job 7106:
Design mp2, start of the top module:
module mp2 #(
    parameter CLK_FREQ = 12000000,
    parameter INTERVAL = CLK_FREQ / 360
)(
    input logic clk,
    input logic rst,
    output logic RGB_R,
    output logic RGB_G,
    output logic RGB_B
);
    logic [31:0] counter;
    logic [8:0] hue;
    logic [7:0] pwm_r, pwm_g, pwm_b;
    logic [7:0] pwm_counter;
    always_ff @(posedge clk) begin
        if (rst) begin
            counter <= 0;
            hue <= 0;
        end
        else if (counter >= INTERVAL)
        begin
            counter <= 0;
            hue <= (hue >= 359) ? 0 : hue + 1;
        end
        else
        begin
            counter <= counter + 1;
        end
    end
    always_comb begin
        pwm_r = (hue < 60) ? 255 :
                (hue < 120) ? (255 * (120 - hue) / 60) :
                (hue < 180) ? 0 :
                (hue < 240) ? 0 :
                (hue < 300) ? (255 * (hue - 240) / 60) :
                255;
        pwm_g = (hue < 60) ? (255 * (hue - 0) / 60) :
                (hue < 180) ? 255 :
                (hue < 240) ? (255 * (240 - hue) / 60) :
                0;
        pwm_b = (hue < 120) ? 0 :
                (hue < 180) ? (255 * (hue - 120) / 60) :
                (hue < 300) ? 255 :
                (hue < 360) ? (255 * (360 - hue) / 60) :
                0;
    end
    always_ff @(posedge clk) begin
        if (rst) pwm_counter <= 0;
        else pwm_counter <= pwm_counter + 1;
    end
    assign {RGB_R, RGB_G, RGB_B} = {pwm_counter < pwm_r, pwm_counter < pwm_g, pwm_counter < pwm_b};
endmodule
Settings: LEC_CHECK=0, CAP_MARGIN=20, CORE_MARGIN=2, CORE_UTILIZATION=66, CTS_CLUSTER_DIAMETER=197, CTS_CLUSTER_SIZE=89, SETUP_SLACK_MARGIN=1.73, SLEW_MARGIN=20; clock period 15.5 ns.
run.sh (not shown) runs the stock make flow with config.mk's settings and CLKGATE_MAP_FILE=.
Job 7106 was carried through to the last stage, and its layout satisfied the timing, design-rule and antenna checks.
What job 1829 does differently from job 7106 at the input level:
# job 7106
export LEC_CHECK = 0
export CAP_MARGIN = 20
export CORE_MARGIN = 2
export CORE_UTILIZATION = 66
export CTS_CLUSTER_DIAMETER = 197
export CTS_CLUSTER_SIZE = 89
export SETUP_SLACK_MARGIN = 1.73
export SLEW_MARGIN = 20
create_clock -name core_clock -period 15.5 [get_ports {clk}]
# job 1829
export LEC_CHECK = 0
export ABC_AREA = 1
export CAP_MARGIN = 20
export CORE_MARGIN = 2
export CORE_UTILIZATION = 71
export SLEW_MARGIN = 20
create_clock -name core_clock -period 26.5 [get_ports {clk}]
--- outcome ---
Taking job 7106 as the reference, in job 1829 area overhead of the layout relative to synthesis lower, overall global routing resource usage lower, multiplexer share of the synthesized area lower, non-clock buffer count lower.
Against job 7106, job 1829 reports a setup slack that is higher.
Job 1829 ends up with a xor-xnor portion of the synthesized cell area that is 3.1 points lower than in job 7106.
Of job 1829 and job 7106, it is job 1829 that has the higher number of stages on the worst setup path.
[job 1829 vs job 7106] final area: lower in job 1829
Clock power share, job 7106 and job 1829: lower on job 7106
In job 1829 relative to job 7106, total wire length after detailed routing had gone down by more than 10%.
Input changes introduced in job 9453 (baseline for comparison: job 1829):
# job 1829
export LEC_CHECK = 0
export ABC_AREA = 1
export CAP_MARGIN = 20
export CORE_MARGIN = 2
export CORE_UTILIZATION = 71
export SLEW_MARGIN = 20
create_clock -name core_clock -period 26.5 [get_ports {clk}]
# job 9453
export LEC_CHECK = 0
export CAP_MARGIN = 20
export CORE_MARGIN = 2
export CORE_UTILIZATION = 40
export SLEW_MARGIN = 20
create_clock -name core_clock -period 22.0 [get_ports {clk}]
[summary]
- Delta (job 9453 minus job 1829): yosys cell count shows a reduction of 15%, maximum number of pins on one net before global-route repair grew by 3, part of the cycle the worst path needs went up 20 points.
- Of job 1829 and job 9453, the run reporting the higher power was job 9453.
- As of job 9453, wire length after detailed routing had risen by a little under 10% compared to job 1829.
- Compared to job 1829, job 9453 has count of clock-buffer cells in the layout 1 lower.
[inputs] job 199 vs job 9453
# job 9453
export LEC_CHECK = 0
export CAP_MARGIN = 20
export CORE_MARGIN = 2
export CORE_UTILIZATION = 40
export SLEW_MARGIN = 20
create_clock -name core_clock -period 22.0 [get_ports {clk}]
# job 199
export LEC_CHECK = 0
export CAP_MARGIN = 20
export CORE_MARGIN = 2
export CORE_UTILIZATION = 64
export CTS_CLUSTER_SIZE = 90
export SETUP_SLACK_MARGIN = 1.85
export SLEW_MARGIN = 20
create_clock -name core_clock -period 13.7 [get_ports {clk}]
==> comparison <==
Among job 9453 and job 199, the run that stopped before the end is job 199, and it is the only one.
FAIL job 199 @ global routing: tool exited with error
From job 199 to job 9453, register area share after synthesis did not move at all.
Taking job 9453 as the reference, in job 199 overall die height shows a reduction of 21%; instance count of the mapped netlist about even; post-place setup slack decreased by 3.55 ns relative to the old numbers.
Mux share of post-synthesis cell area came out exactly the same in job 9453 and job 199.
Compared to job 9453, job 199 has floorplan utilization 24 points higher.
Min number of gates resized after cts across job 9453 and job 199: job 9453
Side by side, standard cell area after detailed placement turned out higher in job 199 than in job 9453.
Job 9453 -> job 199: die size decreased by more than a quarter
Between job 9453 and job 199, the placeable core region is lower for job 199.

---

== run A ==
mp2 again, from the RTL that the note above started with.
clock: 30.0 ns
lec_check: 0
abc_area: 1
cap_margin: 20
cell_pad_in_sites_global_placement: 3
core_margin: 2
core_utilization: 68
cts_cluster_diameter: 56
cts_cluster_size: 14
hold_slack_margin: 0.14
place_density_lb_addon: 0.02
setup_slack_margin: 0.32
slew_margin: 5
tns_end_percent: 45
Run A did not finish: a tool error stopped it during global placement without I/O (3_1_place_gp_skip_io).
Input changes introduced in run B (baseline for comparison: run A):
# run A
export LEC_CHECK = 0
export ABC_AREA = 1
export CAP_MARGIN = 20
export CELL_PAD_IN_SITES_GLOBAL_PLACEMENT = 3
export CORE_MARGIN = 2
export CORE_UTILIZATION = 68
export CTS_CLUSTER_DIAMETER = 56
export CTS_CLUSTER_SIZE = 14
export HOLD_SLACK_MARGIN = 0.14
export PLACE_DENSITY_LB_ADDON = 0.02
export SETUP_SLACK_MARGIN = 0.32
export SLEW_MARGIN = 5
export TNS_END_PERCENT = 45
create_clock -name core_clock -period 30.0 [get_ports {clk}]
# run B
export LEC_CHECK = 0
export CAP_MARGIN = 20
export CORE_MARGIN = 8
export CORE_UTILIZATION = 72
export CTS_CLUSTER_DIAMETER = 385
export CTS_CLUSTER_SIZE = 98
export PLACE_DENSITY_LB_ADDON = 0.3
export SETUP_SLACK_MARGIN = -0.58
export SLEW_MARGIN = 20
export TNS_END_PERCENT = 5
create_clock -name core_clock -period 30.0 [get_ports {clk}]
- Every stage of the flow completed for run B, and the final layout passed the timing, design-rule and antenna checks.
- Diff run A -> run B: die size went up; instance count of the mapped netlist went down; number of distinct library cell variants in the gate-level netlist after synthesis went up; initial cell density of the core went up.
Setup changes, run B to run C
# run B
export LEC_CHECK = 0
export CAP_MARGIN = 20
export CORE_MARGIN = 8
export CORE_UTILIZATION = 72
export CTS_CLUSTER_DIAMETER = 385
export CTS_CLUSTER_SIZE = 98
export PLACE_DENSITY_LB_ADDON = 0.3
export SETUP_SLACK_MARGIN = -0.58
export SLEW_MARGIN = 20
export TNS_END_PERCENT = 5
create_clock -name core_clock -period 30.0 [get_ports {clk}]
# run C
export LEC_CHECK = 0
export ABC_AREA = 1
export CAP_MARGIN = 20
export CORE_MARGIN = 2
export CORE_UTILIZATION = 35
export CTS_CLUSTER_DIAMETER = 319
export CTS_CLUSTER_SIZE = 100
export SLEW_MARGIN = 20
export TNS_END_PERCENT = 70
create_clock -name core_clock -period 30.0 [get_ports {clk}]
Results
- Run C closes out successfully: all stages finished, all timing, DRC and antenna checks passed.
- Looking at final area across run C and run B, the one that comes out lower is run B.
- Relative to run B, multi-input gate count has gone up in run C.
- When run C is set beside run B, its clock power turns out to be 13% smaller.
- Sort run C and run B by least setup slack across all paths after layout asc -> top: run B
- Cmp run C and run B / number of signal-net inverters in the final layout / lower: run B
- Going from run B to run C, count of state elements after synthesis about even, maximum frequency saw an increase, overall power fell 9.2%.
- The run showing the greater data arrival time of the worst path is run B.
- Run C: chip width is 34% higher than what run B reported.

---

The RTL this note starts from:
==> flow/design.v <==
module mp2 #(
    parameter CLK_FREQ = 12000000,
    parameter INTERVAL = CLK_FREQ / 360
)(
    input logic clk,
    input logic rst,
    output logic RGB_R,
    output logic RGB_G,
    output logic RGB_B
);
    logic [31:0] counter;
    logic [8:0] hue;
    logic [7:0] pwm_r, pwm_g, pwm_b;
    logic [7:0] pwm_counter;
    always_ff @(posedge clk) begin
        if (rst) begin
            counter <= 0;
            hue <= 0;
        end
        else if (counter >= INTERVAL)
        begin
            counter <= 0;
            hue <= (hue >= 359) ? 0 : hue + 1;
        end
        else
        begin
            counter <= counter + 1;
        end
    end
    always_comb begin
        pwm_r = (hue < 60) ? 255 :
                (hue < 120) ? (255 * (120 - hue) / 60) :
                (hue < 180) ? 0 :
                (hue < 240) ? 0 :
                (hue < 300) ? (255 * (hue - 240) / 60) :
                255;
        pwm_g = (hue < 60) ? (255 * (hue - 0) / 60) :
                (hue < 180) ? 255 :
                (hue < 240) ? (255 * (240 - hue) / 60) :
                0;
        pwm_b = (hue < 120) ? 0 :
                (hue < 180) ? (255 * (hue - 120) / 60) :
                (hue < 300) ? 255 :
                (hue < 360) ? (255 * (360 - hue) / 60) :
                0;
    end
    always_ff @(posedge clk) begin
        if (rst) pwm_counter <= 0;
        else pwm_counter <= pwm_counter + 1;
    end
    assign {RGB_R, RGB_G, RGB_B} = {pwm_counter < pwm_r, pwm_counter < pwm_g, pwm_counter < pwm_b};
endmodule
Settings: LEC_CHECK=0, ABC_AREA=1, CAP_MARGIN=20, CORE_MARGIN=2, CORE_UTILIZATION=72, CTS_CLUSTER_SIZE=100, SETUP_SLACK_MARGIN=-1.2, SLEW_MARGIN=20, TNS_END_PERCENT=10; clock period 12.7 ns.
The baseline never finished: it broke off in 5_1_grt (GRT-0232).
Next try:
- CORE_UTILIZATION: 72 -> 65
- CTS_CLUSTER_SIZE: 100 -> 93
- SETUP_SLACK_MARGIN: -1.2 -> not set
- TNS_END_PERCENT: 10 -> not set
- clock period: 12.7 -> 12.2 ns (I/O delays scaled with it)
Result:
- The new run did not get past 5_1_grt (GRT-0232)
- synthesized area does not change
- die size is higher by roughly a tenth
- synthesized cell count is unchanged
Next try:
- ABC_AREA: 1 -> not set
- CORE_UTILIZATION: 65 -> 40
- CTS_CLUSTER_SIZE: 93 -> not set
- clock period: 12.2 -> 30.0 ns (I/O delays scaled with it)
Effect:
- The new run completed without violations
- synthesized cell count fell by 15%
- die area rose by about 60%
- area after synthesis fell by 1.6%
Next try:
- ABC_AREA: not set -> 1
- CELL_PAD_IN_SITES_GLOBAL_PLACEMENT: not set -> 1
- CORE_UTILIZATION: 40 -> 35
- CTS_CLUSTER_DIAMETER: not set -> 319
- CTS_CLUSTER_SIZE: not set -> 100
- SETUP_SLACK_MARGIN: not set -> 5.0
- TNS_END_PERCENT: not set -> 10
Outcome: The new run completed with no timing, DRC or antenna violations. Synthesized cell count increases by about a fifth. Routed wire length came out higher by a few percent. Final cell count grows by about a fifth. Flip-flop count stays the same. Sequential power shrinks slightly. Final area came out higher by a few percent. Worst setup slack improves by 1.9 ns. Total power shrinks by roughly a tenth.
Next try:
- ABC_AREA: 1 -> 0
- CELL_PAD_IN_SITES_GLOBAL_PLACEMENT: 1 -> 3
- PLACE_DENSITY: not set -> 0.46
Effect: Design area is lower slightly. Setup slack loses 2.6 ns. Total power is higher by about a fifth. Wire length is higher by roughly a tenth. Critical path depth is lower by 29. Utilization barely changes. Die size is lower slightly. Synthesized cell count is lower by about a fifth.
Power figures rest on the tool's default switching activity, not on a simulated workload.
